`flow/config.mk`:
```
export PLATFORM = sky130hd
export DESIGN_NAME = MAC_Unit
export DESIGN_NICKNAME = MAC_Unit
export VERILOG_FILES = /design/flow/design.v
export SDC_FILE = /design/flow/constraint.sdc
export NUM_CORES = 4
export LEC_CHECK = 0
export CAP_MARGIN = 35
export CELL_PAD_IN_SITES_GLOBAL_PLACEMENT = 0
export CORE_ASPECT_RATIO = 0.9
export CORE_MARGIN = 2
export CORE_UTILIZATION = 72
export CTS_CLUSTER_DIAMETER = 354
export GPL_ROUTABILITY_DRIVEN = 1
export GPL_TIMING_DRIVEN = 1
export HOLD_SLACK_MARGIN = 0.26
export MAX_ROUTING_LAYER = met4
export MIN_ROUTING_LAYER = met1
export SETUP_SLACK_MARGIN = -0.41
export SLEW_MARGIN = 20
```
`flow/constraint.sdc`:
```
create_clock -name core_clock -period 6.77 [get_ports {clk}]
set_input_delay 1.3540 -clock core_clock [delete_from_list [all_inputs] [get_ports {clk}]]
set_output_delay 1.3540 -clock core_clock [all_outputs]
set_load 0.01 [all_outputs]
```
`flow/design.v`:
```
module MAC_Unit #(parameter WIDTH=32) (
    input logic clk,
    input logic reset,
    input  logic [WIDTH-1:0] a,
    input  logic [WIDTH-1:0] b,
    output logic [WIDTH*2-1:0] result
);
    logic [WIDTH-1:0] a_reg, b_reg;
    logic [WIDTH*2-1:0] mult_result;  
    always_ff@(posedge clk or posedge reset) begin
        if (reset) begin
            a_reg <= '0;
            b_reg <= '0;
            mult_result <= '0;
            result <= '0;
        end else begin
            a_reg <= a;
            b_reg <= b;
            mult_result <= a_reg * b_reg;  
            result <= mult_result + result;  
        end 
    end
endmodule
```
`flow/run.sh`:
```
#!/bin/bash
# the make line also repeats each setting of config.mk as NAME=value (left out here)
make -C /OpenROAD-flow-scripts/flow DESIGN_CONFIG=/design/flow/config.mk WORK_HOME=/design/flow/orfs CLKGATE_MAP_FILE= finish
```
==> run notes, run 1 <==
run results: Fmax=0.131 GHz, row count=83, Critical Path End Type=flip-flop, cell-by-cell trace of the critical path=buf_6 > and2_4 > fa_1 > fa_1 > inv_2 > fa_2 > fa_1 > fa_1 > inv_2 > fa_2 > fa_2 > fa_2 > ha_4 > a21o_1 > o21bai_4 > a221o_1 > a221oi_2 > o41ai_4 > a21boi_4 > o211ai_1 > a31o_1 > a21oi_2 > xnor2_1, DR pass1 iterations=6, Setup crit start kind=flip-flop, Post-Syn Nets=5721, Setup crit end=mult_result[63], # DRC=0, status=complete, but fails checks, synthesized area=42000 um2, final hold vios=0, Placer Congestion=0.962, Clock Skews=0.0264 ns, Top delay family on crit path=adder cells, Ys Warns=1, fillers=3233, Core Area=57300 um2, gr ovfl total=0, slowest CP cell=fa_2, syn_area_per_cell=9.47 um2, final net count=6064, worst flop-to-flop path endpoint=mult_result[63], yosys stat area=42000 um2, Reg-to-Reg Start=a_reg[12], Setup crit start=a_reg[12], Mux cell area share=0.0239%, Worst path max stage delay=0.66 ns, dpl cells=5476, largest net degree at the start of global routing=107, Detailed Place HPWL=92600 um, R2R setup slack=-0.88 ns, Crit Path Category=reg2reg, clock buffer depth=2, TritonCTS Buffers=17, Slew Limit Fails=0, Post-Synth AOI/OAI Area=6.92%, commonest cells in the netlist=inv_1 (921), fa_1 (897), and2_1 (637), nand2_1 (500), ha_1 (326), Via Count=32700, first-pass GRT wire length=185000 um, fp_density=73.2%, Hold Slack=0.473 ns, Port Buffers=129, WHS Endpoint=result[0], Total GRT Usage=41.3%, Hold-fix buffers, CTS=0, Iteration-0 DRC Markers=2812, R2R cell count=23, Cell Type Count=76, prevailing post-synth register cell=dfrtp_1, die area=60200 um2, count of library flops with an enable pin=0, RSZ-0062 raised after global routing=yes, WHS Path Cells=1, Worst-path clk slew=0.10 ns, clock sinks=192, Cell area leaders=fa_1 (43%), dfrtp_1 (11%), ha_1 (9.7%), OpenROAD warnings=32, Ports=130, area delta synth->final=16.5%, Mapped Cells=4432, Synth top area share=42.8%, initial antenna violation count=6, fraction of the mapped netlist area in simple logic gates=16.2%, Worst Tran Pin Value=0.837 ns, Final setup violation count=43, Post-Route Setup TNS=-20.29 ns, Antenna Nets Post-Route=0, minimum clock period=7.65 ns, final non-filler cell total=5558, largest fanout on the critical path=6, max cap viols=0, Worst path depth=23, crit path DAT=8.09 ns, CTS tree=yes, final instance area=48900 um2, post-route worst setup slack=-0.878 ns, critical hold path startpoint=mult_result[0], fin crit share=113%, dominant kind of combinational cell=adder cells, Slew HR=44.2%, H-Tree Depth=4, yosys xor share=2.59%, placed cell areas=46800 um2, clk latency late pin=0.52 ns, CTS root buffer=clkbuf_16, WL final=117000 um, yosys adder share=52.5%, Flops after synth=192, worst path required time=7.21 ns, Synth async-reset ratio=100%, cell count in the Yosys report=4432, Worst Hold Class=reg2reg, height of the die=233 um, Die Wd=258 um, top-count cell post-synth=inv_1, vias in the first global route=34900, per-cell routed wire length=21.1 um, drt via density=5.89, Post-synth seq share=11.4%, post-synth top area cell=fa_1, buffer and inverter count on the worst path=3, SO Viols=negative setup slack
-- per-layer routing --
metal / vias up / wire [um] / global-route usage (%)
met5: - / 0 / -
met4: 0 / 6830 / 19.0
met3: 479 / 10300 / 8.39
met2: 1686 / 57100 / 66.0
met1: 16600 / 42900 / 51.2
li1: 13900 / - / -
-- cell type report --
type | count | area, um2 | area share, %
diodes | 5 | 12.5 | 0.0256
clock buffers | 18 | 439 | 0.898
inverters | 921 | 3460 | 7.09
multi-input cells | 3092 | 33800 | 69.2
well taps | 765 | 957 | 1.96
flip-flops and latches | 192 | 4850 | 9.92
repair buffers | 551 | 5180 | 10.6
clock inverters | 14 | 159 | 0.325
-- per-stage QoR --
stage                     setup slack [ns]  utilization [%]
after floorplan                     -0.404                -
after global placement              -0.926             81.7
after detailed placement            -0.975             81.7
after CTS                           -0.751             83.8
after global routing                -0.996             85.3
final                               -0.878             85.3
-- timing repair --
item / CTS / global route
resized: 121 / 176
pin swaps: 92 / 117
gates cloned: 1 / 0
setup buffers: 37 / 37
endpoints found under the setup margin: 29 / 32
==> run 2: changes to the inputs <==
CAP_MARGIN = 40   (was 35)
CELL_PAD_IN_SITES_GLOBAL_PLACEMENT = not set   (was 0)
CORE_ASPECT_RATIO = not set   (was 0.9)
CTS_CLUSTER_DIAMETER = not set   (was 354)
CTS_CLUSTER_SIZE = 42   (was not set)
GPL_ROUTABILITY_DRIVEN = not set   (was 1)
GPL_TIMING_DRIVEN = not set   (was 1)
HOLD_SLACK_MARGIN = 0.27   (was 0.26)
MAX_ROUTING_LAYER = not set   (was met4)
MIN_ROUTING_LAYER = not set   (was met1)
PLACE_DENSITY_LB_ADDON = 0.01   (was not set)
SETUP_SLACK_MARGIN = 2.07   (was -0.41)
clock period = 7.02 ns   (was 6.77 ns; I/O delays follow)
==> run 2 against run 1 <==
Net effect:
- the layout still fails its checks (negative setup slack)
- worst hold slack improved by 0.019 ns
- clock skew rose by 0.0045 ns
- wire length rose by 2.4%
- first-iteration DRC count fell by 15%
- critical endpoint is now mult_result[58]
==> run notes, run 2 <==
run results: R2R cell count=28 (+22%), Top delay family on crit path=adder cells, Flops after synth=192 (unchanged), Setup crit start=b_reg[4], post-route worst setup slack=-0.763 ns (+0.115 ns), Critical Path End Type=flip-flop, count of library flops with an enable pin=0 (unchanged), Slew Limit Fails=0 (unchanged), post-synth top area cell=fa_1, Antenna Nets Post-Route=0 (unchanged), Setup crit end=mult_result[58], Core Area=57700 um2 (+0.65%), fin crit share=111% (-2.1 points), DR pass1 iterations=8 (+2), top-count cell post-synth=inv_1, Hold Slack=0.492 ns (+0.0186 ns), fillers=3101 (-4.1%), height of the die=245 um (+5.3%), RSZ-0062 raised after global routing=yes, clk latency late pin=0.53 ns (about the same), prevailing post-synth register cell=dfrtp_1, Crit Path Category=reg2reg, R2R setup slack=-0.76 ns (+0.12 ns), final hold vios=0 (unchanged), H-Tree Depth=4 (unchanged), dominant kind of combinational cell=adder cells, commonest cells in the netlist=inv_1 (921), fa_1 (897), and2_1 (637), nand2_1 (500), ha_1 (326), Ports=130 (unchanged), crit path DAT=8.18 ns (+0.09 ns), Fmax=0.128 GHz (-1.7%), Mux cell area share=0.0239% (unchanged), initial antenna violation count=3 (-3), largest net degree at the start of global routing=110 (+2.8%), CTS root buffer=clkbuf_16, Mapped Cells=4432 (unchanged), Cell Type Count=76 (unchanged), Post-Syn Nets=5721 (unchanged), worst flop-to-flop path endpoint=mult_result[58], clock sinks=192 (unchanged), critical hold path startpoint=mult_result[0], slowest CP cell=fa_1, TritonCTS Buffers=17 (unchanged), CTS tree=yes, Post-Synth AOI/OAI Area=6.92% (unchanged), Via Count=32900 (+0.48%), Slew HR=53.4% (+9.2 points), per-cell routed wire length=21.6 um (+2.4%), cell count in the Yosys report=4432 (unchanged), Reg-to-Reg Start=b_reg[4], yosys adder share=52.5% (unchanged), WL final=120000 um (+2.4%), synthesized area=42000 um2 (unchanged), Die Wd=245 um (-5.1%), Port Buffers=129 (unchanged), Worst path depth=28 (+22%), WHS Path Cells=1 (unchanged), OpenROAD warnings=32 (unchanged), Final setup violation count=34 (-21%), yosys stat area=42000 um2 (unchanged), first-pass GRT wire length=184000 um (-0.58%), Worst-path clk slew=0.09 ns (about the same), Ys Warns=1 (unchanged), Worst Tran Pin Value=0.699 ns (-0.139 ns), Iteration-0 DRC Markers=2392 (-15%), dpl ws=-0.573 ns (+0.401 ns), yosys xor share=2.59% (unchanged), WHS Endpoint=result[0], Post-synth seq share=11.4% (unchanged), worst path required time=7.42 ns (+0.21 ns), vias in the first global route=35500 (+1.6%), SO Viols=negative setup slack, final instance area=49500 um2 (+1.3%), Synth top area share=42.8% (unchanged), area delta synth->final=18.1%, clock buffer depth=2 (unchanged), Detailed Place HPWL=93000 um (+0.42%), Total GRT Usage=39.9% (-1.4 points), Clock Skews=0.0309 ns (+0.00450 ns), max cap viols=0 (unchanged), Cell area leaders=fa_1 (43%), dfrtp_1 (11%), ha_1 (9.7%), die area=60200 um2 (about the same), minimum clock period=7.78 ns (+0.135 ns), buffer and inverter count on the worst path=9 (+6), fp_density=72.7% (-0.47 points), row count=88 (+6.0%), # DRC=0 (unchanged), Placer Congestion=0.962 (about the same), syn_area_per_cell=9.47 um2 (unchanged), largest fanout on the critical path=14 (+8), Worst Hold Class=reg2reg, status=complete, but fails checks, Worst path max stage delay=0.55 ns (-0.11 ns), Synth async-reset ratio=100% (unchanged), crit-path most repeated cell=fa_1, placed cell areas=46900 um2 (+0.18%), Post-Route Setup TNS=-14.95 ns (+5.34 ns), Setup crit start kind=flip-flop, gr ovfl total=0 (unchanged), fraction of the mapped netlist area in simple logic gates=16.2% (unchanged), final net count=6069 (+0.082%), drt via density=5.92 (+0.46%)
[run 2: cell type report]
cell class                 count  area, um2  area share [%]
tap                          765        957            1.93
multi-input combinational   3092      34300            69.2
clock inverter                15        194           0.391
sequential                   192       4830            9.75
timing repair buffer         556       5400            10.9
inverter                     921       3460            6.99
antenna                        1       2.50         0.00505
clock buffer                  17        425           0.859
[run 2: stage by stage]
step           utilization [%]  cells
2_1_floorplan                -   4432
3_3_place_gp              81.3   5454
3_5_place_dp              81.3   5455
4_1_cts                   84.2   5527
5_1_grt                   85.9   5558
6_report                  85.9   5559
[run 2: metal layers]
layer / wire (um) / track usage (%) / part of all wire, % / vias to the layer above
met3: 8760 / 5.64 / 7.3 / 615
met4: 9540 / 25.8 / 7.9 / 0
li1: - / - / - / 14000
met1: 41200 / 47.6 / 34 / 16600
met2: 60500 / 68.3 / 50 / 1696
met5: 0 / 0 / 0 / -
[run 2: repair_timing]
item,in CTS,in global routing
pin swaps,94,118
resized,162,185
hold buffers,0,0
endpoints found under the setup margin,55,56
endpoints found under the hold margin,0,0
cloned,0,1
buffers inserted,40,30
==> run 3: changes to the inputs <==
CAP_MARGIN = 35   (was 40)
CELL_PAD_IN_SITES_GLOBAL_PLACEMENT = 0   (was not set)
CORE_ASPECT_RATIO = 1.28   (was not set)
CTS_CLUSTER_DIAMETER = 354   (was not set)
CTS_CLUSTER_SIZE = 34   (was 42)
GPL_ROUTABILITY_DRIVEN = 1   (was not set)
GPL_TIMING_DRIVEN = 1   (was not set)
HOLD_SLACK_MARGIN = not set   (was 0.27)
MAX_ROUTING_LAYER = met4   (was not set)
MIN_ROUTING_LAYER = met1   (was not set)
PLACE_DENSITY = 0.39   (was not set)
PLACE_DENSITY_LB_ADDON = not set   (was 0.01)
SETUP_SLACK_MARGIN = 1.29   (was 2.07)
clock period = 4.55 ns   (was 7.02 ns; I/O delays follow)
==> run 3 against run 2 <==
Net effect:
- synthesized cell count is the same
- clock skew shrank 0.0046 ns
- still fails the layout checks on negative setup slack
- synthesized area is the same
- die size is essentially flat
- setup slack lost 2.2 ns
- final cell count grew 1.3%
- register-to-register slack lost 2.2 ns
- via count grew 1.8%
- non-clock buffer count grew 70
==> run notes, run 3 <==
run results: status=complete, but fails checks, SO Viols=negative setup slack, gr ovfl total=0 (unchanged), critical hold path startpoint=mult_result[0], top-count cell post-synth=inv_1, Final setup violation count=56 (+65%), Setup crit start=b_reg[10], synthesized area=42000 um2 (unchanged), final non-filler cell total=5630 (+1.3%), max cap viols=0 (unchanged), Post-Syn Nets=5721 (unchanged), commonest cells in the netlist=inv_1 (921), fa_1 (897), and2_1 (637), nand2_1 (500), ha_1 (326), Die Wd=217 um (-11%), Ports=130 (unchanged), final net count=6139 (+1.2%), Synth async-reset ratio=100% (unchanged), yosys adder share=52.5% (unchanged), worst flop-to-flop path endpoint=mult_result[60], slowest CP cell=fa_1, RSZ-0062 raised after global routing=yes, DR pass1 iterations=7 (-1), prevailing post-synth register cell=dfrtp_1, dpl ws=-2.89 ns (-2.32 ns), dominant kind of combinational cell=adder cells, H-Tree Depth=4 (unchanged), WHS Path Cells=1 (unchanged), Reg-to-Reg Start=b_reg[10], fraction of the mapped netlist area in simple logic gates=16.2% (unchanged), Hold Slack=0.522 ns (+0.0300 ns), Synth top area share=42.8% (unchanged), post-synth top area cell=fa_1, OpenROAD warnings=34 (+6.3%), area delta synth->final=20.7%, fin crit share=166% (+55 points), Slew HR=60.8% (+7.4 points), Worst Hold Class=reg2reg, clk latency late pin=0.53 ns (about the same), Crit Path Category=reg2reg, fp_density=72.4% (-0.30 points), largest net degree at the start of global routing=101 (-8.2%), Critical Path End Type=flip-flop, Worst path max stage delay=0.60 ns (+0.05 ns), Placer Congestion=0.961 (-0.10%), crit-path most repeated cell=fa_1, dpl cells=5525 (+1.3%), yosys xor share=2.59% (unchanged), fillers=2885 (-7.0%), drt via density=5.95 (+0.54%), Worst Tran Pin Value=0.587 ns (-0.111 ns), Via Count=33500 (+1.8%), Post-synth seq share=11.4% (unchanged), Flops after synth=192 (unchanged), R2R setup slack=-3.01 ns (-2.25 ns), Ys Warns=1 (unchanged), buffer and inverter count on the worst path=6 (-3), Worst path depth=26 (-7.1%), Worst-path clk slew=0.09 ns (about the same), Core Area=57900 um2 (+0.41%), Cell area leaders=fa_1 (43%), dfrtp_1 (11%), ha_1 (9.7%), clock buffer depth=2 (unchanged), Detailed Place HPWL=93600 um (+0.69%), Hold-fix buffers, CTS=0 (unchanged), clock sinks=192 (unchanged), Port Buffers=129 (unchanged), Post-Synth AOI/OAI Area=6.92% (unchanged), Mux cell area share=0.0239% (unchanged), vias in the first global route=35900 (+1.3%), Mapped Cells=4432 (unchanged), Setup crit end=mult_result[60], Slew Limit Fails=0 (unchanged), first-pass GRT wire length=184000 um (about the same), initial antenna violation count=3 (unchanged), Top delay family on crit path=adder cells, TritonCTS Buffers=17 (unchanged), Antenna Nets Post-Route=0 (unchanged), Fmax=0.132 GHz (+2.9%), height of the die=277 um (+13%), row count=100 (+14%), Cell Type Count=76 (unchanged), final hold vios=0 (unchanged), post-route worst setup slack=-3.01 ns (-2.25 ns), WL final=123000 um (+2.8%), crit path DAT=7.97 ns (-0.21 ns), per-cell routed wire length=21.9 um (+1.5%), worst path required time=4.96 ns (-2.46 ns), WHS Endpoint=result[0], R2R cell count=26 (-7.1%), CTS root buffer=clkbuf_16, Setup crit start kind=flip-flop, Iteration-0 DRC Markers=2888 (+21%), yosys stat area=42000 um2 (unchanged), CTS tree=yes, # DRC=0 (unchanged), Clock Skews=0.0263 ns (-0.00465 ns), syn_area_per_cell=9.47 um2 (unchanged), cell count in the Yosys report=4432 (unchanged), largest fanout on the critical path=12 (-2), Total GRT Usage=40.8% (+0.83 points), die area=60200 um2 (about the same), minimum clock period=7.56 ns (-0.222 ns), count of library flops with an enable pin=0 (unchanged)
-- run 3: layout make-up --
type                    count  area [um2]  area share [%]
clock buffers              19         453           0.894
well taps                 765         957            1.89
inverters                 921        3460            6.83
repair buffers            626        6120            12.1
multi-input cells        3092       34700            68.5
flip-flops and latches    192        4840            9.55
clock inverters            13         120           0.237
diodes                      2        5.00         0.00988
-- run 3: layer usage --
layer / vias to the layer above / wire length [um] / global-route usage, %
li1: 14100 / - / -
met1: 16800 / 44200 / 50.5
met2: 2024 / 61000 / 67.0
met3: 552 / 11900 / 7.91
met4: 0 / 6260 / 14.6
met5: - / 0 / -
-- run 3: timing repair --
item | CTS | global route
hold endpoints to repair | 0 | 0
pin swaps | 80 | 166
buffers inserted | 39 | 28
gates resized | 202 | 248
endpoints found under the setup margin | 69 | 71
cloned | 2 | 2
-- run 3: metrics by stage --
step,instance area [um2],util (%),TNS [ns]
finish,50600,87.4,-133.00
global route,50600,87.4,-140.50
CTS,49400,85.3,-119.68
detailed placement,47600,82.1,-124.86
global placement,47600,82.1,-118.85
floorplan,42500,-,-94.13
==> run 4: changes to the inputs <==
CAP_MARGIN = 20   (was 35)
CELL_PAD_IN_SITES_GLOBAL_PLACEMENT = not set   (was 0)
CORE_ASPECT_RATIO = not set   (was 1.28)
CORE_UTILIZATION = 58   (was 72)
CTS_CLUSTER_DIAMETER = not set   (was 354)
CTS_CLUSTER_SIZE = not set   (was 34)
GPL_ROUTABILITY_DRIVEN = not set   (was 1)
GPL_TIMING_DRIVEN = not set   (was 1)
MAX_ROUTING_LAYER = not set   (was met4)
MIN_ROUTING_LAYER = not set   (was met1)
PLACE_DENSITY = not set   (was 0.39)
SETUP_SLACK_MARGIN = not set   (was 1.29)
clock period = 6.27 ns   (was 4.55 ns; I/O delays follow)
==> run 4 against run 3 <==
Net effect:
- the layout still fails its checks (negative setup slack)
- wire length down 6.7%
- worst hold slack worse by 0.043 ns
- final cell count up 3.7%
- via count down 5.8%
- fmax down 0.31%
- sequential cell count unchanged
- clock-buffer cell count down 1
- register-to-register slack better by 1.7 ns
- critical path depth up 1
- critical path type unchanged
- critical endpoint unchanged
- highest routed layer unchanged
==> run notes, run 4 <==
run results: Worst path depth=27 (+3.8%), logic area=34200 um2 (-1.5%), Top delay family on crit path=adder cells, Synth async-reset ratio=100% (unchanged), critical hold path startpoint=mult_result[0], largest net degree at the start of global routing=109 (+7.9%), top-count cell post-synth=inv_1, DR pass1 iterations=5 (-2), Crit Path Category=reg2reg, drt via density=5.40 (-9.1%), gr ovfl total=0 (unchanged), post-synth top area cell=fa_1, die area=74500 um2 (+24%), Cell area leaders=fa_1 (43%), dfrtp_1 (11%), ha_1 (9.7%), initial antenna violation count=2 (-1), Post-Synth AOI/OAI Area=6.92% (unchanged), worst path required time=6.66 ns (+1.70 ns), slowest CP cell=fa_2, Slew HR=45.7% (-15 points), Total GRT Usage=32.3% (-8.4 points), FF+latch area=4830 um2 (-0.16%), Worst-path clk slew=0.10 ns (about the same), Ports=130 (unchanged), Port Buffers=129 (unchanged), RSZ-0062 raised after global routing=yes, status=complete, but fails checks, dpl ws=-1.54 ns (+1.35 ns), syn_area_per_cell=9.47 um2 (unchanged), WHS Path Cells=1 (unchanged), dominant kind of combinational cell=adder cells, Ys Warns=1 (unchanged), Detailed Place HPWL=95500 um (+1.9%), fraction of the mapped netlist area in simple logic gates=16.2% (unchanged), Flops after synth=192 (unchanged), Reg-to-Reg Start=b_reg[5], Final setup violation count=45 (-20%), crit path DAT=7.97 ns (about the same), cell count in the Yosys report=4432 (unchanged), post-route worst setup slack=-1.32 ns (+1.70 ns), Hold-fix buffers, CTS=0 (unchanged), TritonCTS Buffers=17 (unchanged), Hold Slack=0.479 ns (-0.0427 ns), fin crit share=121% (-45 points), Post-synth seq share=11.4% (unchanged), final hold vios=0 (unchanged), highest metal layer with signal wires=met4, commonest cells in the netlist=inv_1 (921), fa_1 (897), and2_1 (637), nand2_1 (500), ha_1 (326), DR WL met2=59800 um (-2.0%), first-pass GRT wire length=184000 um (+0.46%), H-Tree Depth=4 (unchanged), yosys adder share=52.5% (unchanged), final core utilization=70.5% (-17 points), row count=98 (-2.0%), clock buffer depth=2 (unchanged), Mapped Cells=4432 (unchanged), Post-Route M1 WL=44900 um (+1.7%), Antenna Nets Post-Route=0 (unchanged), area delta synth->final=20.3%, Fmax=0.132 GHz (-0.31%), Core Area=71600 um2 (+24%), OpenROAD warnings=34 (unchanged), height of the die=273 um (-1.5%), vias in the first global route=33900 (-5.8%), CTS tree=yes, count of library flops with an enable pin=0 (unchanged), Synth top area share=42.8% (unchanged), largest fanout on the critical path=6 (-6), Placer Congestion=0.924 (-3.9%), minimum clock period=7.59 ns (+0.0234 ns), Setup crit start=b_reg[5], SO Viols=negative setup slack, Worst Tran Pin Value=0.815 ns (+0.227 ns), Mux cell area share=0.0239% (unchanged), Worst path max stage delay=0.57 ns (-0.03 ns), R2R setup slack=-1.32 ns (+1.70 ns), Critical Path End Type=flip-flop, Clock Skews=0.0255 ns (-0.000831 ns), synthesized area=42000 um2 (unchanged), clk latency late pin=0.51 ns (-0.02 ns), prevailing post-synth register cell=dfrtp_1, buffer and inverter count on the worst path=8 (+2), CTS root buffer=clkbuf_16, metal3 WL=4810 um (-60%), R2R cell count=27 (+3.8%), Post-Syn Nets=5721 (unchanged), Die Wd=273 um (+26%), max cap viols=0 (unchanged), Via Count=31500 (-5.8%), yosys stat area=42000 um2 (unchanged), per-cell routed wire length=19.7 um (-10%), Cell Type Count=76 (unchanged), WHS Endpoint=result[0], crit-path most repeated cell=fa_1, yosys xor share=2.59% (unchanged), Worst Hold Class=reg2reg, Setup crit end=mult_result[60], fp_density=58.6% (-14 points), fillers=5570 (+93%), Setup crit start kind=flip-flop, WL final=115000 um (-6.7%), Iteration-0 DRC Markers=1730 (-40%), Slew Limit Fails=0 (unchanged), worst flop-to-flop path endpoint=mult_result[60], clock sinks=192 (unchanged), final net count=6160 (+0.34%), # DRC=0 (unchanged)
run 4: layout make-up:
cell class / instances / area share (%)
multi-input cells: 3092 / 67.6
clock buffers: 18 / 0.850
well taps: 950 / 2.35
flip-flops and latches: 192 / 9.57
repair buffers: 647 / 12.3
inverters: 921 / 6.85
diodes: 2 / 0.00991
clock inverters: 14 / 0.374
run 4: what timing repair did:
item	4_1_cts	5_1_grt
gates resized	246	87
cloned	3	2
pin swaps	160	97
setup endpoints to repair	49	49
setup buffers	46	36
run 4: routing by layer:
metal  track usage (%)  vias up
met4              13.7        0
met2              57.1      877
met1              40.4    16300
li1                  -    14100
met5                 0        -
met3              3.64      241
run 4: through the flow:
stage | instances | TNS, ns | instance area (um2)
after global placement | 5726 | -40.82 | 47700
after global routing | 5835 | -45.94 | 50500
after detailed placement | 5726 | -44.55 | 47700
after CTS | 5801 | -36.87 | 49800
after floorplan | 4432 | -11.88 | 42300
final | 5836 | -38.22 | 50500
==> run 5: changes to the inputs <==
CAP_MARGIN = 35   (was 20)
CELL_PAD_IN_SITES_GLOBAL_PLACEMENT = 0   (was not set)
CORE_ASPECT_RATIO = 0.91   (was not set)
CORE_UTILIZATION = 72   (was 58)
CTS_CLUSTER_DIAMETER = 380   (was not set)
GPL_ROUTABILITY_DRIVEN = 1   (was not set)
GPL_TIMING_DRIVEN = 1   (was not set)
HOLD_SLACK_MARGIN = -0.04   (was not set)
MAX_ROUTING_LAYER = met4   (was not set)
MIN_ROUTING_LAYER = met1   (was not set)
PLACE_DENSITY = 0.39   (was not set)
SETUP_SLACK_MARGIN = -0.46   (was not set)
clock period = 4.36 ns   (was 6.27 ns; I/O delays follow)
==> run 5 against run 4 <==
Net effect:
- the layout still fails its checks (negative setup slack)
- synthesized cell count did not move
- first-iteration DRC count up 80%
- fmax fell by 4.3%
- sequential share of layout area about the same
- sequential cell count stayed put
- utilization rose by 17 points
- clock-buffer cell count is 2 higher
==> run notes, run 5 <==
run results: yosys adder share=52.5% (unchanged), WL final=129000 um (+12%), Reg-to-Reg Start=a_reg[11], Total GRT Usage=43.3% (+11 points), Worst Tran Pin Value=0.807 ns (-0.00748 ns), Via Count=34300 (+8.6%), RSZ-0062 raised after global routing=yes, Placer Congestion=0.966 (+4.5%), initial antenna violation count=2 (unchanged), drt via density=6.06 (+12%), Slew HR=46.2% (+0.50 points), Setup crit start=a_reg[11], Hold-fix buffers, CTS=0 (unchanged), synthesized area=42000 um2 (unchanged), Mux cell area share=0.0239% (unchanged), Post-synth seq share=11.4% (unchanged), largest fanout on the critical path=7 (+1), final non-filler cell total=5656 (-3.1%), crit path DAT=8.34 ns (+0.37 ns), Worst path depth=29 (+7.4%), Setup crit start kind=flip-flop, fin crit share=182% (+61 points), largest net degree at the start of global routing=133 (+22%), Slew Limit Fails=0 (unchanged), CTS root buffer=clkbuf_16, per-cell routed wire length=22.8 um (+16%), yosys stat area=42000 um2 (unchanged), gr ovfl total=0 (unchanged), Flops after synth=192 (unchanged), fraction of the mapped netlist area in simple logic gates=16.2% (unchanged), Die Wd=257 um (-5.8%), count of library flops with an enable pin=0 (unchanged), buffer and inverter count on the worst path=10 (+2), Post-Synth AOI/OAI Area=6.92% (unchanged), met3 Use GR=6.92% (+3.3 points), slowest CP cell=fa_1, yosys xor share=2.59% (unchanged), Port Buffers=129 (unchanged), Synth async-reset ratio=100% (unchanged), final core utilization=87.4% (+17 points), GRT busiest layer=met2, DR pass1 iterations=7 (+2), Post-Syn Nets=5721 (unchanged), Worst path max stage delay=0.61 ns (+0.04 ns), post-route worst setup slack=-3.56 ns (-2.25 ns), Worst Hold Class=reg2reg, Core Area=57700 um2 (-19%), M1 GR Usage=50.1% (+9.6 points), WHS Path Cells=1 (unchanged), clock buffer depth=2 (unchanged), final hold vios=0 (unchanged), Iteration-0 DRC Markers=3121 (+80%), post-synth top area cell=fa_1, # DRC=0 (unchanged), prevailing post-synth register cell=dfrtp_1, CTS tree=yes, Critical Path End Type=flip-flop, vias in the first global route=36500 (+7.9%), worst flop-to-flop path endpoint=mult_result[49], WHS Endpoint=result[0], R2R setup slack=-3.56 ns (-2.25 ns), H-Tree Depth=4 (unchanged), syn_area_per_cell=9.47 um2 (unchanged), height of the die=234 um (-14%), cell count in the Yosys report=4432 (unchanged), SO Viols=negative setup slack, worst path required time=4.78 ns (-1.88 ns), GRT met2 Usage=71.3% (+14 points), crit-path most repeated cell=fa_1, Mapped Cells=4432 (unchanged), Crit Path Category=reg2reg, top-count cell post-synth=inv_1, R2R cell count=29 (+7.4%), Final setup violation count=57 (+27%), critical hold path startpoint=mult_result[0], clk latency late pin=0.53 ns (+0.02 ns), max cap viols=0 (unchanged), TritonCTS Buffers=17 (unchanged), Antenna Nets Post-Route=0 (unchanged), Ports=130 (unchanged), dominant kind of combinational cell=adder cells, minimum clock period=7.92 ns (+0.338 ns), OpenROAD warnings=33 (-2.9%), Cell area leaders=fa_1 (43%), dfrtp_1 (11%), ha_1 (9.7%), fp_density=72.7% (+14 points), commonest cells in the netlist=inv_1 (921), fa_1 (897), and2_1 (637), nand2_1 (500), ha_1 (326), Top delay family on crit path=adder cells, Setup crit end=mult_result[49], Cell Type Count=76 (unchanged), dpl cells=5535 (-3.3%), first-pass GRT wire length=193000 um (+4.6%), area delta synth->final=20.2% (about the same), fillers=2814 (-49%), Clock Skews=0.0298 ns (+0.00430 ns), Detailed Place HPWL=92800 um (-2.8%), Synth top area share=42.8% (unchanged), clock sinks=192 (unchanged), die area=60200 um2 (-19%), Ys Warns=1 (unchanged), Post-Route Setup TNS=-157.73 ns (-119.51 ns), status=complete, but fails checks, row count=84 (-14%), Fmax=0.126 GHz (-4.3%), final net count=6156 (-0.065%), Worst-path clk slew=0.10 ns (about the same)
-- run 5: per-stage QoR --
stage / cell area [um2] / worst slack [ns] / hold WS (ns)
6_report: 50400 / -3.56 / 0.500
5_1_grt: 50400 / -3.66 / 0.509
4_1_cts: 49700 / -3.12 / 0.498
3_5_place_dp: 47500 / -3.30 / 0.479
3_3_place_gp: 47500 / -3.20 / 0.462
2_1_floorplan: 42400 / -2.58 / 0.443
-- run 5: final cells by class --
cell class,instances,area [um2],share of cell area (%)
tap,774,968,1.92
timing repair buffer,643,6100,12.1
sequential,192,4830,9.58
multi-input combinational,3092,34500,68.3
antenna,2,5.00,0.00992
clock inverter,12,161,0.320
clock buffer,20,447,0.885
inverter,921,3460,6.86
-- run 5: per-layer routing --
metal,part of all wire (%),vias up
met2,49,2157
met4,8.6,0
met1,33,17100
met5,0,-
met3,9.1,873
li1,-,14100
-- run 5: timing repair --
| item | in CTS | in global routing |
|---|---|---|
| setup buffers | 77 | 38 |
| endpoints found under the setup margin | 56 | 56 |
| gates resized | 288 | 135 |
| pin swaps | 178 | 101 |
| gates cloned | 1 | 0 |
==> run 6: changes to the inputs <==
CAP_MARGIN = 20   (was 35)
CELL_PAD_IN_SITES_GLOBAL_PLACEMENT = not set   (was 0)
CORE_ASPECT_RATIO = not set   (was 0.91)
CTS_CLUSTER_DIAMETER = not set   (was 380)
CTS_CLUSTER_SIZE = 42   (was not set)
GPL_ROUTABILITY_DRIVEN = not set   (was 1)
GPL_TIMING_DRIVEN = not set   (was 1)
HOLD_SLACK_MARGIN = not set   (was -0.04)
MAX_ROUTING_LAYER = not set   (was met4)
MIN_ROUTING_LAYER = not set   (was met1)
PLACE_DENSITY = not set   (was 0.39)
PLACE_DENSITY_LB_ADDON = 0.01   (was not set)
SETUP_SLACK_MARGIN = 0.79   (was -0.46)
clock period = 7.29 ns   (was 4.36 ns; I/O delays follow)
==> run 6 against run 5 <==
Net effect:
- the layout still fails its checks (negative setup slack)
- utilization is 2.3 points lower
- critical path depth is 3 lower
- register-to-register slack better by 3.0 ns
- clock-buffer cell count is 3 lower
- non-clock buffer count is 116 lower
- final cell count is 2.2% lower
- setup slack better by 3.0 ns
- wire length is 6.2% lower
- synthesized cell count stayed put
- sequential share of layout area is 0.25 points higher
- highest routed layer unchanged
==> run notes, run 6 <==
run results: WHS Endpoint=result[0], logic area=34100 um2 (-1.1%), Slew HR=39.6% (-6.6 points), WHS Path Cells=1 (unchanged), dominant kind of combinational cell=adder cells, initial antenna violation count=2 (unchanged), post-synth top area cell=fa_1, Core Area=57700 um2 (about the same), fraction of the mapped netlist area in simple logic gates=16.2% (unchanged), Synth async-reset ratio=100% (unchanged), fin crit share=107% (-74 points), critical hold path startpoint=mult_result[0], Total GRT Usage=40.9% (-2.3 points), Worst Tran Pin Value=0.906 ns (+0.0985 ns), clock sinks=192 (unchanged), Mux cell area share=0.0239% (unchanged), worst flop-to-flop path endpoint=mult_result[56], Worst path depth=26 (-10%), Ys Warns=1 (unchanged), first-pass GRT wire length=187000 um (-3.0%), Flops after synth=192 (unchanged), buffer and inverter count on the worst path=6 (-4), Setup crit end=mult_result[56], top-count cell post-synth=inv_1, Setup crit start kind=flip-flop, OpenROAD warnings=29 (-12%), Ports=130 (unchanged), synthesized area=42000 um2 (unchanged), fp_density=72.7% (about the same), Critical Path End Type=flip-flop, crit path DAT=8.27 ns (-0.07 ns), Post-Synth AOI/OAI Area=6.92% (unchanged), count of library flops with an enable pin=0 (unchanged), largest net degree at the start of global routing=68 (-49%), row count=88 (+4.8%), yosys adder share=52.5% (unchanged), max cap viols=0 (unchanged), cell count in the Yosys report=4432 (unchanged), Die Wd=245 um (-4.5%), placed cell areas=46600 um2 (-1.9%), Cell Type Count=76 (unchanged), largest fanout on the critical path=5 (-2), yosys stat area=42000 um2 (unchanged), DR pass1 iterations=9 (+2), yosys xor share=2.59% (unchanged), prevailing post-synth register cell=dfrtp_1, CTS tree=yes, drt via density=5.99 (-1.2%), Post-synth seq share=11.4% (unchanged), RSZ-0062 raised after global routing=yes, TritonCTS Buffers=17 (unchanged), Crit Path Category=reg2reg, minimum clock period=7.83 ns (-0.0937 ns), clk latency late pin=0.52 ns (about the same), # DRC=0 (unchanged), vias in the first global route=35300 (-3.4%), post-route worst setup slack=-0.539 ns (+3.02 ns), Worst-path clk slew=0.09 ns (about the same), final instance area=49100 um2 (-2.7%), crit-path most repeated cell=fa_1, WL final=121000 um (-6.2%), Hold-fix buffers, CTS=0 (unchanged), final net count=6040 (-1.9%), worst path required time=7.73 ns (+2.95 ns), die area=60200 um2 (about the same), Synth top area share=42.8% (unchanged), Slew Limit Fails=0 (unchanged), Detailed Place HPWL=93100 um (+0.32%), Mapped Cells=4432 (unchanged), CTS root buffer=clkbuf_16, per-cell routed wire length=21.9 um (-4.0%), Antenna Nets Post-Route=0 (unchanged), dpl ws=-0.461 ns (+2.84 ns), Reg-to-Reg Start=b_reg[7], Worst path max stage delay=0.68 ns (+0.07 ns), Final setup violation count=32 (-44%), Clock Skews=0.0200 ns (-0.00981 ns), area delta synth->final=17.0%, status=complete, but fails checks, final hold vios=0 (unchanged), Cell area leaders=fa_1 (43%), dfrtp_1 (11%), ha_1 (9.7%), fillers=3224 (+15%), Worst Hold Class=reg2reg, Iteration-0 DRC Markers=2609 (-16%), R2R setup slack=-0.54 ns (+3.02 ns), Top delay family on crit path=adder cells, gr ovfl total=0 (unchanged), Post-Syn Nets=5721 (unchanged), R2R cell count=26 (-10%), Port Buffers=129 (unchanged), Fmax=0.128 GHz (+1.2%), SO Viols=negative setup slack, commonest cells in the netlist=inv_1 (921), fa_1 (897), and2_1 (637), nand2_1 (500), ha_1 (326), Placer Congestion=0.954 (-1.2%), syn_area_per_cell=9.47 um2 (unchanged), FF+latch area=4830 um2 (-0.13%), Setup crit start=b_reg[7], height of the die=245 um (+4.7%), clock buffer depth=2 (unchanged), slowest CP cell=fa_1, H-Tree Depth=4 (unchanged), Via Count=33100 (-3.4%)
## run 6: final cells by class
cell class | instances | share of cell area [%]
Multi-Input combinational cell | 3092 | 69.4
Clock buffer | 17 | 0.866
Clock inverter | 14 | 0.298
Tap cell | 765 | 1.95
Antenna cell | 1 | 0.00510
Timing Repair Buffer | 527 | 10.6
Inverter | 921 | 7.05
Sequential cell | 192 | 9.83
## run 6: what timing repair did
| item | in CTS | in global routing |
|---|---|---|
| buffers inserted | 48 | 24 |
| setup endpoints to repair | 44 | 45 |
| resized | 195 | 114 |
| endpoints found under the hold margin | 0 | 0 |
| pin swaps | 107 | 121 |
| cloned | 1 | 0 |
## run 6: through the flow
step | std cells | util (%) | hold slack (ns) | TNS, ns
3_3_place_gp | 5424 | 80.7 | 0.454 | -2.25
2_1_floorplan | 4432 | - | 0.443 | 0
3_5_place_dp | 5424 | 80.7 | 0.460 | -4.85
6_report | 5529 | 85.1 | 0.478 | -9.58
5_1_grt | 5529 | 85.1 | 0.497 | -13.65
4_1_cts | 5504 | 83.9 | 0.481 | -2.26
## run 6: layer usage
| metal | vias up | track usage, % | part of all wire, % |
|---|---|---|---|
| li1 | 13900 | - | - |
| met1 | 16700 | 48.4 | 34 |
| met2 | 1840 | 68.4 | 49 |
| met3 | 672 | 7.67 | 8.0 |
| met4 | 0 | 27.7 | 8.6 |
| met5 | - | 0 | 0 |
==> run 7: changes to the inputs <==
CAP_MARGIN = 40   (was 20)
HOLD_SLACK_MARGIN = 0.27   (was not set)
SETUP_SLACK_MARGIN = -0.53   (was 0.79)
clock period = 5.69 ns   (was 7.29 ns; I/O delays follow)
==> run 7 against run 6 <==
Net effect:
- the layout still fails its checks (negative setup slack)
- critical endpoint is now mult_result[63]
- first-iteration DRC count decreased by 2.3%
- sequential share of layout area decreased by 0.16 points
- setup slack got worse by 1.5 ns
- critical path depth increased by 1
- critical path type unchanged
==> run notes, run 7 <==
run results: status=complete, but fails checks, SO Viols=negative setup slack, die area=60200 um2 (unchanged), Cell area leaders=fa_1 (43%), dfrtp_1 (11%), ha_1 (9.7%), Top delay family on crit path=adder cells, Worst Tran Pin Value=0.739 ns (-0.166 ns), CTS tree=yes, fraction of the mapped netlist area in simple logic gates=16.2% (unchanged), Detailed Place HPWL=93900 um (+0.89%), worst path required time=6.12 ns (-1.61 ns), Core Area=57700 um2 (unchanged), Worst Hold Class=reg2reg, area delta synth->final=19.3%, dpl ws=-2.02 ns (-1.56 ns), count of library flops with an enable pin=0 (unchanged), yosys stat area=42000 um2 (unchanged), buffer and inverter count on the worst path=7 (+1), WL final=124000 um (+2.3%), initial antenna violation count=3 (+1), syn_area_per_cell=9.47 um2 (unchanged), Mapped Cells=4432 (unchanged), met3 Use GR=7.00% (-0.68 points), Die Wd=245 um (unchanged), R2R cell count=27 (+3.8%), Mux cell area share=0.0239% (unchanged), H-Tree Depth=4 (unchanged), Fmax=0.130 GHz (+1.8%), max cap viols=0 (unchanged), Synth top area share=42.8% (unchanged), Via Count=33500 (+1.2%), WHS Endpoint=result[0], Post-Synth AOI/OAI Area=6.92% (unchanged), RSZ-0062 raised after global routing=yes, fillers=2963 (-8.1%), synthesized area=42000 um2 (unchanged), R2R setup slack=-2.00 ns (-1.46 ns), GRT met2 Usage=68.9% (+0.48 points), Antenna Nets Post-Route=0 (unchanged), dominant kind of combinational cell=adder cells, gr ovfl total=0 (unchanged), Crit Path Category=reg2reg, yosys xor share=2.59% (unchanged), Worst path max stage delay=0.63 ns (-0.05 ns), clock buffer depth=2 (unchanged), Ys Warns=1 (unchanged), largest fanout on the critical path=7 (+2), post-route worst setup slack=-2.00 ns (-1.46 ns), Worst path depth=27 (+3.8%), vias in the first global route=36500 (+3.3%), Slew Limit Fails=0 (unchanged), per-cell routed wire length=22.0 um (+0.54%), GRT busiest layer=met2, clock sinks=192 (unchanged), Setup crit start=a_reg[9], Reg-to-Reg Start=a_reg[9], Clock Skews=0.0550 ns (+0.0351 ns), row count=88 (unchanged), Synth async-reset ratio=100% (unchanged), Hold-fix buffers, CTS=0 (unchanged), top-count cell post-synth=inv_1, OpenROAD warnings=32 (+10%), Slew HR=50.0% (+10 points), TritonCTS Buffers=17 (unchanged), Cell Type Count=76 (unchanged), Ports=130 (unchanged), crit path DAT=8.13 ns (-0.14 ns), Setup crit end=mult_result[63], Port Buffers=129 (unchanged), critical hold path startpoint=mult_result[0], clk latency late pin=0.56 ns (+0.04 ns), minimum clock period=7.69 ns (-0.136 ns), Iteration-0 DRC Markers=2549 (-2.3%), dpl cells=5530 (+2.0%), Flops after synth=192 (unchanged), fin crit share=135% (+28 points), Setup crit start kind=flip-flop, final hold vios=0 (unchanged), final non-filler cell total=5624 (+1.7%), prevailing post-synth register cell=dfrtp_1, post-synth top area cell=fa_1, height of the die=245 um (unchanged), crit-path most repeated cell=fa_1, worst flop-to-flop path endpoint=mult_result[63], fp_density=72.7% (unchanged), yosys adder share=52.5% (unchanged), final net count=6133 (+1.5%), Worst-path clk slew=0.09 ns (about the same), cell count in the Yosys report=4432 (unchanged), DR pass1 iterations=14 (+5), Placer Congestion=0.985 (+3.2%), commonest cells in the netlist=inv_1 (921), fa_1 (897), and2_1 (637), nand2_1 (500), ha_1 (326), Critical Path End Type=flip-flop, Total GRT Usage=40.8% (-0.081 points), Post-Syn Nets=5721 (unchanged), WHS Path Cells=1 (unchanged), Post-synth seq share=11.4% (unchanged), # DRC=0 (unchanged), drt via density=5.96 (-0.54%), first-pass GRT wire length=188000 um (+0.39%), slowest CP cell=fa_2, Final setup violation count=55 (+72%), largest net degree at the start of global routing=110 (+62%), CTS root buffer=clkbuf_16, M1 GR Usage=47.9% (-0.54 points)
## run 7: cell type report
type	instances	area, um2	share of cell area, %
diodes	2	5.00	0.0100
clock buffers	17	425	0.850
clock inverters	15	168	0.335
inverters	921	3460	6.91
multi-input cells	3092	34200	68.3
flip-flops and latches	192	4840	9.67
well taps	765	957	1.91
repair buffers	620	6030	12.0
## run 7: metal layers
layer | routed length (um) | share of wire, %
met5 | 0 | 0
met4 | 10500 | 8.5
met2 | 60900 | 49
met1 | 41700 | 34
met3 | 10900 | 8.8
## run 7: timing repair
item                                    in CTS  in global routing
endpoints found under the setup margin      48                 49
hold endpoints to repair                     0                  0
setup buffers                               39                 34
gates resized                              178                210
pin swaps                                   87                115
cloned                                       3                  0
## run 7: metrics by stage
step | TNS, ns | area [um2] | hold slack, ns | utilization (%)
after detailed placement | -71.92 | 47500 | 0.468 | 82.3
after floorplan | -35.96 | 42300 | 0.443 | -
after global placement | -66.99 | 47500 | 0.462 | 82.3
final | -75.15 | 50100 | 0.483 | 86.8
after global routing | -83.62 | 50100 | 0.492 | 86.8
after CTS | -62.43 | 49100 | 0.488 | 85.0
==> run 8: changes to the inputs <==
ABC_AREA = 0   (was not set)
CAP_MARGIN = 20   (was 40)
CORE_ASPECT_RATIO = 0.5   (was not set)
CORE_MARGIN = 7   (was 2)
CORE_UTILIZATION = 71   (was 72)
CTS_CLUSTER_DIAMETER = 258   (was not set)
CTS_CLUSTER_SIZE = 98   (was 42)
HOLD_SLACK_MARGIN = not set   (was 0.27)
MAX_ROUTING_LAYER = met4   (was not set)
PLACE_DENSITY_LB_ADDON = 0.26   (was 0.01)
SETUP_SLACK_MARGIN = not set   (was -0.53)
TNS_END_PERCENT = 10   (was not set)
clock period = 9.0 ns   (was 5.69 ns; I/O delays follow)
==> run 8 against run 7 <==
Net effect:
- synthesized cell count stayed put
- design area fell by 11%
- setup slack improved by 2.5 ns
- synthesized area unchanged
- wire length down 6.1%
- sequential cell count unchanged
- now clean on timing, DRC and antenna
==> run notes, run 8 <==
run results: post-CTS setup buffers=0 (-100%), Total GRT Usage=37.3% (-3.6 points), Worst path depth=25 (-7.4%), fp_density=72.5% (-0.22 points), Reg-to-Reg Start=a_reg[11], RSZ-0062 raised after global routing=no, largest fanout on the critical path=25 (+18), area delta synth->final=6.34%, status=complete, no violations, WHS Endpoint=result[0], commonest cells in the netlist=inv_1 (921), fa_1 (897), and2_1 (637), nand2_1 (500), ha_1 (326), clock sinks=192 (unchanged), WL final=116000 um (-6.1%), syn_area_per_cell=9.47 um2 (unchanged), Fmax=0.117 GHz (-9.9%), per-cell routed wire length=22.3 um (+1.1%), final net count=5723 (-6.7%), Placer Congestion=1.01 (+2.4%), Port Buffers=129 (unchanged), Slew HR=15.7% (-34 points), Antenna Nets Post-Route=0 (unchanged), Post-Synth AOI/OAI Area=6.92% (unchanged), largest net degree at the start of global routing=79 (-28%), Cell area leaders=fa_1 (43%), dfrtp_1 (11%), ha_1 (9.7%), Via Count=31200 (-6.8%), R2R cell count=25 (-7.4%), first-pass GRT wire length=185000 um (-1.3%), post-cts gate resize count=0 (-100%), R2R setup slack=0.46 ns (+2.46 ns), top-count cell post-synth=inv_1, yosys xor share=2.59% (unchanged), Critical Path End Type=flip-flop, Post-synth seq share=11.4% (unchanged), yosys stat area=42000 um2 (unchanged), minimum clock period=8.54 ns (+0.847 ns), Detailed Place HPWL=95200 um (+1.4%), Worst path max stage delay=1.12 ns (+0.49 ns), Worst-path clk slew=0.11 ns (+0.02 ns), Worst Tran Pin Value=1.26 ns (+0.525 ns), row count=62 (-30%), dominant kind of combinational cell=adder cells, max cap viols=0 (unchanged), fraction of the mapped netlist area in simple logic gates=16.2% (unchanged), Mapped Cells=4432 (unchanged), Setup crit start kind=flip-flop, Die Wd=358 um (+46%), cell count in the Yosys report=4432 (unchanged), # DRC=0 (unchanged), count of library flops with an enable pin=0 (unchanged), Setup crit start=a_reg[11], Worst Hold Class=reg2reg, CTS tree=yes, OpenROAD warnings=26 (-19%), initial antenna violation count=4 (+1), Core Area=57900 um2 (+0.30%), post-synth top area cell=fa_1, synthesized area=42000 um2 (unchanged), Slew Limit Fails=0 (unchanged), CTS root buffer=clkbuf_16, vias in the first global route=34300 (-5.9%), Final setup violation count=0 (-100%), buffer and inverter count on the worst path=5 (-2), gr ovfl total=0 (unchanged), clock buffer depth=2 (unchanged), Flops after synth=192 (unchanged), slowest CP cell=dfrtp_1, Top delay family on crit path=adder cells, fin crit share=94.9% (-40 points), Crit Path Category=reg2reg, crit-path most repeated cell=fa_1, prevailing post-synth register cell=dfrtp_1, Iteration-0 DRC Markers=2878 (+13%), Cell Type Count=76 (unchanged), drt via density=5.98 (+0.38%), yosys adder share=52.5% (unchanged), worst flop-to-flop path endpoint=mult_result[56], die area=66500 um2 (+10%), TritonCTS Buffers=17 (unchanged), clk latency late pin=0.53 ns (-0.03 ns), critical hold path startpoint=mult_result[0], Synth top area share=42.8% (unchanged), height of the die=186 um (-24%), Ys Warns=1 (unchanged), Ports=130 (unchanged), Post-Syn Nets=5721 (unchanged), DR pass1 iterations=7 (-7), WHS Path Cells=1 (unchanged), Synth async-reset ratio=100% (unchanged), H-Tree Depth=4 (unchanged), Post-Route Setup TNS=0 ns (+75.15 ns), worst path required time=9.39 ns (+3.27 ns), final hold vios=0 (unchanged), crit path DAT=8.93 ns (+0.80 ns), final core utilization=77.1% (-9.7 points), Clock Skews=0.0233 ns (-0.0318 ns), Mux cell area share=0.0239% (unchanged), Setup crit end=mult_result[56], Hold-fix buffers, CTS=0 (unchanged)
-- run 8: layout make-up --
cell class,count,area (um2)
diodes,4,10.0
clock buffers,17,425
clock inverters,15,213
fillers,3928,13200
inverters,921,3460
multi-input cells,3092,32800
flip-flops and latches,192,4810
well taps,768,961
repair buffers,210,1900
-- run 8: through the flow --
stage                     cell area [um2]  setup WS (ns)  instances  hold slack [ns]
after floorplan                     42000           1.78       4432            0.443
after global placement              44000          0.781       5183            0.448
after detailed placement            44000          0.717       5183            0.453
after CTS                           44600          0.585       5215            0.473
after global routing                44600          0.211       5219            0.497
final                               44600          0.459       5219            0.466
-- run 8: layer usage --
layer  GRT usage, %  vias up  routed length [um]
li1               -    13200                   -
met1           48.3    15800               45700
met2           56.3     1765               52400
met3           10.2      379               13300
met4           15.1        0                4960
met5              -        -                   0
==> run 9: changes to the inputs <==
ABC_AREA = not set   (was 0)
CAP_MARGIN = 35   (was 20)
CELL_PAD_IN_SITES_GLOBAL_PLACEMENT = 0   (was not set)
CORE_ASPECT_RATIO = 1.28   (was 0.5)
CORE_MARGIN = 2   (was 7)
CORE_UTILIZATION = 72   (was 71)
CTS_CLUSTER_DIAMETER = 354   (was 258)
CTS_CLUSTER_SIZE = not set   (was 98)
GPL_ROUTABILITY_DRIVEN = 1   (was not set)
GPL_TIMING_DRIVEN = 1   (was not set)
HOLD_SLACK_MARGIN = 0.29   (was not set)
MIN_ROUTING_LAYER = met1   (was not set)
PLACE_DENSITY = 0.39   (was not set)
PLACE_DENSITY_LB_ADDON = not set   (was 0.26)
SETUP_SLACK_MARGIN = 1.01   (was not set)
TNS_END_PERCENT = not set   (was 10)
clock period = 4.89 ns   (was 9.0 ns; I/O delays follow)
==> run 9 against run 8 <==
Net effect:
- now fails the layout checks on negative setup slack
- sequential cell count stayed put
- setup slack lost 3.2 ns
- wire length grew 3.7%
- clock skew is 0.022 ns higher
==> run notes, run 9 <==
run results: Hold-fix buffers, CTS=0 (unchanged), Slew Limit Fails=0 (unchanged), Cell Type Count=76 (unchanged), DR WL met2=59300 um (+13%), worst flop-to-flop path endpoint=mult_result[59], Crit Path Category=reg2reg, Core Area=57900 um2 (+0.10%), clk latency late pin=0.52 ns (about the same), height of the die=277 um (+49%), post-synth top area cell=fa_1, crit-path most repeated cell=fa_1, # DRC=0 (unchanged), final non-filler cell total=5652 (+8.3%), syn_area_per_cell=9.47 um2 (unchanged), Via Count=33500 (+7.3%), R2R setup slack=-2.70 ns (-3.16 ns), Flops after synth=192 (unchanged), Slew HR=61.3% (+46 points), Post-synth seq share=11.4% (unchanged), initial antenna violation count=3 (-1), Hold Slack=0.484 ns (+0.0181 ns), row count=100 (+61%), fraction of the mapped netlist area in simple logic gates=16.2% (unchanged), buffer and inverter count on the worst path=7 (+2), Setup crit start kind=flip-flop, dominant kind of combinational cell=adder cells, yosys xor share=2.59% (unchanged), TritonCTS Buffers=17 (unchanged), Placer Congestion=0.963 (-4.5%), Antenna Nets Post-Route=0 (unchanged), Reg-to-Reg Start=b_reg[9], cell count in the Yosys report=4432 (unchanged), Mux cell area share=0.0239% (unchanged), CTS root buffer=clkbuf_16, Worst-path clk slew=0.09 ns (-0.02 ns), Setup crit start=b_reg[9], largest net degree at the start of global routing=97 (+23%), WHS Path Cells=1 (unchanged), Cell area leaders=fa_1 (43%), dfrtp_1 (11%), ha_1 (9.7%), Final setup violation count=55 (+55), crit path DAT=8.01 ns (-0.92 ns), commonest cells in the netlist=inv_1 (921), fa_1 (897), and2_1 (637), nand2_1 (500), ha_1 (326), clock sinks=192 (unchanged), Worst path depth=26 (+4.0%), per-cell routed wire length=21.3 um (-4.2%), critical hold path startpoint=mult_result[0], dpl cells=5530 (+6.7%), Post-Syn Nets=5721 (unchanged), Post-Route M1 WL=43900 um (-3.9%), Worst path max stage delay=0.54 ns (-0.58 ns), post-route worst setup slack=-2.70 ns (-3.16 ns), Ys Warns=1 (unchanged), Die Wd=217 um (-39%), Mapped Cells=4432 (unchanged), vias in the first global route=35900 (+4.5%), Clock Skews=0.0453 ns (+0.0220 ns), count of library flops with an enable pin=0 (unchanged), yosys stat area=42000 um2 (unchanged), Ports=130 (unchanged), minimum clock period=7.59 ns (-0.947 ns), SO Viols=negative setup slack, first-pass GRT wire length=184000 um (-0.89%), Detailed Place HPWL=92500 um (-2.8%), gr ovfl total=0 (unchanged), Top delay family on crit path=adder cells, Fmax=0.132 GHz (+12%), Post-Synth AOI/OAI Area=6.92% (unchanged), Synth async-reset ratio=100% (unchanged), die area=60200 um2 (-9.4%), WL final=121000 um (+3.7%), status=complete, but fails checks, Setup crit end=mult_result[59], synthesized area=42000 um2 (unchanged), fp_density=72.4% (-0.075 points), CTS tree=yes, RSZ-0062 raised after global routing=yes, OpenROAD warnings=32 (+23%), H-Tree Depth=4 (unchanged), max cap viols=0 (unchanged), slowest CP cell=fa_1, metal3 WL=11400 um (-14%), drt via density=5.92 (-0.95%), final instance area=50400 um2 (+13%), placed cell areas=47600 um2 (+8.3%), area delta synth->final=20.0%, yosys adder share=52.5% (unchanged), final hold vios=0 (unchanged), highest metal layer with signal wires=met4, prevailing post-synth register cell=dfrtp_1, Iteration-0 DRC Markers=2888 (+0.35%), Critical Path End Type=flip-flop, worst path required time=5.31 ns (-4.08 ns), Worst Tran Pin Value=0.572 ns (-0.692 ns), final net count=6158 (+7.6%), Synth top area share=42.8% (unchanged), fin crit share=155% (+60 points), Post-Route Setup TNS=-112.24 ns (-112.24 ns), Port Buffers=129 (unchanged), Worst Hold Class=reg2reg, clock buffer depth=2 (unchanged), R2R cell count=26 (+4.0%), WHS Endpoint=result[0], largest fanout on the critical path=9 (-64%), Total GRT Usage=40.6% (+3.3 points), DR pass1 iterations=6 (-1), top-count cell post-synth=inv_1
## run 9: area by class of cell
class | count | area (um2)
antenna | 5 | 12.5
timing repair buffer | 645 | 6260
multi-input combinational | 3092 | 34300
fill | 2949 | 7570
clock inverter | 14 | 145
inverter | 921 | 3460
clock buffer | 18 | 429
tap | 765 | 957
sequential | 192 | 4840
## run 9: what timing repair did
action | CTS | global route
resized | 211 | 182
setup buffers | 47 | 33
pin swaps | 73 | 138
cloned | 1 | 4
setup endpoints to repair | 58 | 58
## run 9: metrics by stage
step	util, %	worst slack, ns
CTS	85.1	-2.43
global route	86.9	-2.83
floorplan	-	-2.05
detailed placement	82.2	-2.61
global placement	82.2	-2.46
finish	86.9	-2.70
## run 9: layer usage
metal	track usage, %	vias to the layer above
li1	-	14200
met2	66.0	1860
met4	13.5	0
met3	8.33	527
met1	51.1	16900
met5	-	-
==> run 10: changes to the inputs <==
CAP_MARGIN = 20   (was 35)
CELL_PAD_IN_SITES_GLOBAL_PLACEMENT = not set   (was 0)
CORE_ASPECT_RATIO = not set   (was 1.28)
CORE_UTILIZATION = 59   (was 72)
CTS_CLUSTER_DIAMETER = not set   (was 354)
GPL_ROUTABILITY_DRIVEN = not set   (was 1)
GPL_TIMING_DRIVEN = not set   (was 1)
HOLD_SLACK_MARGIN = not set   (was 0.29)
MAX_ROUTING_LAYER = not set   (was met4)
MIN_ROUTING_LAYER = not set   (was met1)
PLACE_DENSITY = not set   (was 0.39)
SETUP_SLACK_MARGIN = not set   (was 1.01)
clock period = 6.23 ns   (was 4.89 ns; I/O delays follow)
==> run 10 against run 9 <==
Net effect:
- the layout still fails its checks (negative setup slack)
- global-route usage shrank 8.0 points
- first-iteration DRC count fell by 42%
- sequential cell count stayed put
- wire length is 5.4% lower
- clock-buffer cell count is the same
- die size is 22% higher
- synthesized area stayed put
- register-to-register slack gained 1.4 ns
- worst hold slack worse by 0.0043 ns
- critical path type unchanged
==> run notes, run 10 <==
run results: gr ovfl total=0 (unchanged), final hold vios=0 (unchanged), Detailed Place HPWL=94000 um (+1.6%), WL final=114000 um (-5.4%), SO Viols=negative setup slack, M1 GR Usage=41.2% (-10 points), fraction of the mapped netlist area in simple logic gates=16.2% (unchanged), Setup crit start kind=flip-flop, Setup crit end=mult_result[60], Total GRT Usage=32.5% (-8.0 points), largest fanout on the critical path=7 (-2), Iteration-0 DRC Markers=1671 (-42%), Via Count=31300 (-6.5%), final instance area=50300 um2 (-0.22%), Synth top area share=42.8% (unchanged), count of library flops with an enable pin=0 (unchanged), fillers=5460 (+85%), Worst path depth=26 (unchanged), crit-path most repeated cell=fa_1, RSZ-0062 raised after global routing=yes, Crit Path Category=reg2reg, yosys xor share=2.59% (unchanged), Port Buffers=129 (unchanged), Cell area leaders=fa_1 (43%), dfrtp_1 (11%), ha_1 (9.7%), Mux cell area share=0.0239% (unchanged), first-pass GRT wire length=184000 um (+0.18%), yosys adder share=52.5% (unchanged), minimum clock period=7.51 ns (-0.0848 ns), antenna diode count=0 (-5), WHS Endpoint=result[0], Slew Limit Fails=0 (unchanged), Die Wd=271 um (+25%), Reg-to-Reg Start=a_reg[15], Post-Synth AOI/OAI Area=6.92% (unchanged), die area=73300 um2 (+22%), Worst Hold Class=reg2reg, crit path DAT=7.90 ns (-0.11 ns), Placer Congestion=0.924 (-4.0%), clock buffer depth=2 (unchanged), placed cell areas=47700 um2 (+0.29%), per-cell routed wire length=19.7 um (-7.9%), dpl ws=-1.52 ns (+1.10 ns), Mapped Cells=4432 (unchanged), commonest cells in the netlist=inv_1 (921), fa_1 (897), and2_1 (637), nand2_1 (500), ha_1 (326), Critical Path End Type=flip-flop, Post-synth seq share=11.4% (unchanged), Fmax=0.133 GHz (+1.1%), yosys stat area=42000 um2 (unchanged), worst flop-to-flop path endpoint=mult_result[60], post-synth top area cell=fa_1, syn_area_per_cell=9.47 um2 (unchanged), critical hold path startpoint=mult_result[0], fp_density=59.7% (-13 points), R2R cell count=26 (unchanged), R2R setup slack=-1.28 ns (+1.42 ns), Top delay family on crit path=adder cells, # DRC=0 (unchanged), WHS Path Cells=1 (unchanged), vias in the first global route=33800 (-5.8%), status=complete, but fails checks, TritonCTS Buffers=17 (unchanged), max cap viols=0 (unchanged), Final setup violation count=47 (-15%), initial antenna violation count=0 (-3), largest net degree at the start of global routing=144 (+48%), top-count cell post-synth=inv_1, H-Tree Depth=4 (unchanged), height of the die=271 um (-2.3%), Setup crit start=a_reg[15], FF+latch area=4830 um2 (-0.18%), Worst path max stage delay=0.64 ns (+0.10 ns), Flops after synth=192 (unchanged), area delta synth->final=19.8%, Core Area=70300 um2 (+21%), post-route worst setup slack=-1.28 ns (+1.42 ns), Worst Tran Pin Value=0.891 ns (+0.319 ns), Post-Syn Nets=5721 (unchanged), Worst-path clk slew=0.09 ns (about the same), cell count in the Yosys report=4432 (unchanged), slowest CP cell=fa_1, Synth async-reset ratio=100% (unchanged), Clock Skews=0.0272 ns (-0.0181 ns), synthesized area=42000 um2 (unchanged), GRT met2 Usage=57.0% (-8.9 points), Antenna Nets Post-Route=0 (unchanged), Cell Type Count=76 (unchanged), clock sinks=192 (unchanged), GRT busiest layer=met2, OpenROAD warnings=33 (+3.1%), CTS tree=yes, drt via density=5.39 (-9.0%), met3 Use GR=3.32% (-5.0 points), Ys Warns=1 (unchanged), Ports=130 (unchanged), buffer and inverter count on the worst path=6 (-1), logic area=34000 um2 (-0.68%), prevailing post-synth register cell=dfrtp_1, worst path required time=6.63 ns (+1.32 ns), DR pass1 iterations=7 (+1), dominant kind of combinational cell=adder cells, Slew HR=40.6% (-21 points), Hold-fix buffers, CTS=0 (unchanged), clk latency late pin=0.51 ns (about the same), row count=97 (-3.0%), fin crit share=121% (-35 points), final net count=6144 (-0.23%), CTS root buffer=clkbuf_16
[run 10: metrics by stage]
stage	hold slack [ns]	utilization [%]	TNS, ns	cells
global placement	0.456	68.0	-42.92	5703
floorplan	0.443	-	-13.30	4432
CTS	0.485	70.4	-37.06	5780
finish	0.480	71.5	-39.39	5807
global route	0.497	71.5	-48.46	5807
detailed placement	0.463	68.0	-45.25	5703
[run 10: routing by layer]
| layer | vias to the layer above | routed length [um] | share of wire, % |
|---|---|---|---|
| met4 | 0 | 5290 | 4.6 |
| met3 | 236 | 4590 | 4.0 |
| met2 | 775 | 59600 | 52 |
| met5 | - | 0 | 0 |
| met1 | 16200 | 44800 | 39 |
| li1 | 14100 | - | - |
[run 10: cell type report]
cell class                      count  area share [%]
Multi-Input combinational cell   3092            67.7
Timing Repair Buffer              631            12.3
Sequential cell                   192            9.61
Inverter                          921            6.89
Tap cell                          940            2.34
Clock buffer                       18           0.874
Clock inverter                     13           0.281
[run 10: timing repair]
item / 4_1_cts / 5_1_grt
gates resized: 194 / 128
setup endpoints to repair: 51 / 51
buffers inserted: 48 / 35
cloned: 2 / 1
pin swaps: 101 / 74
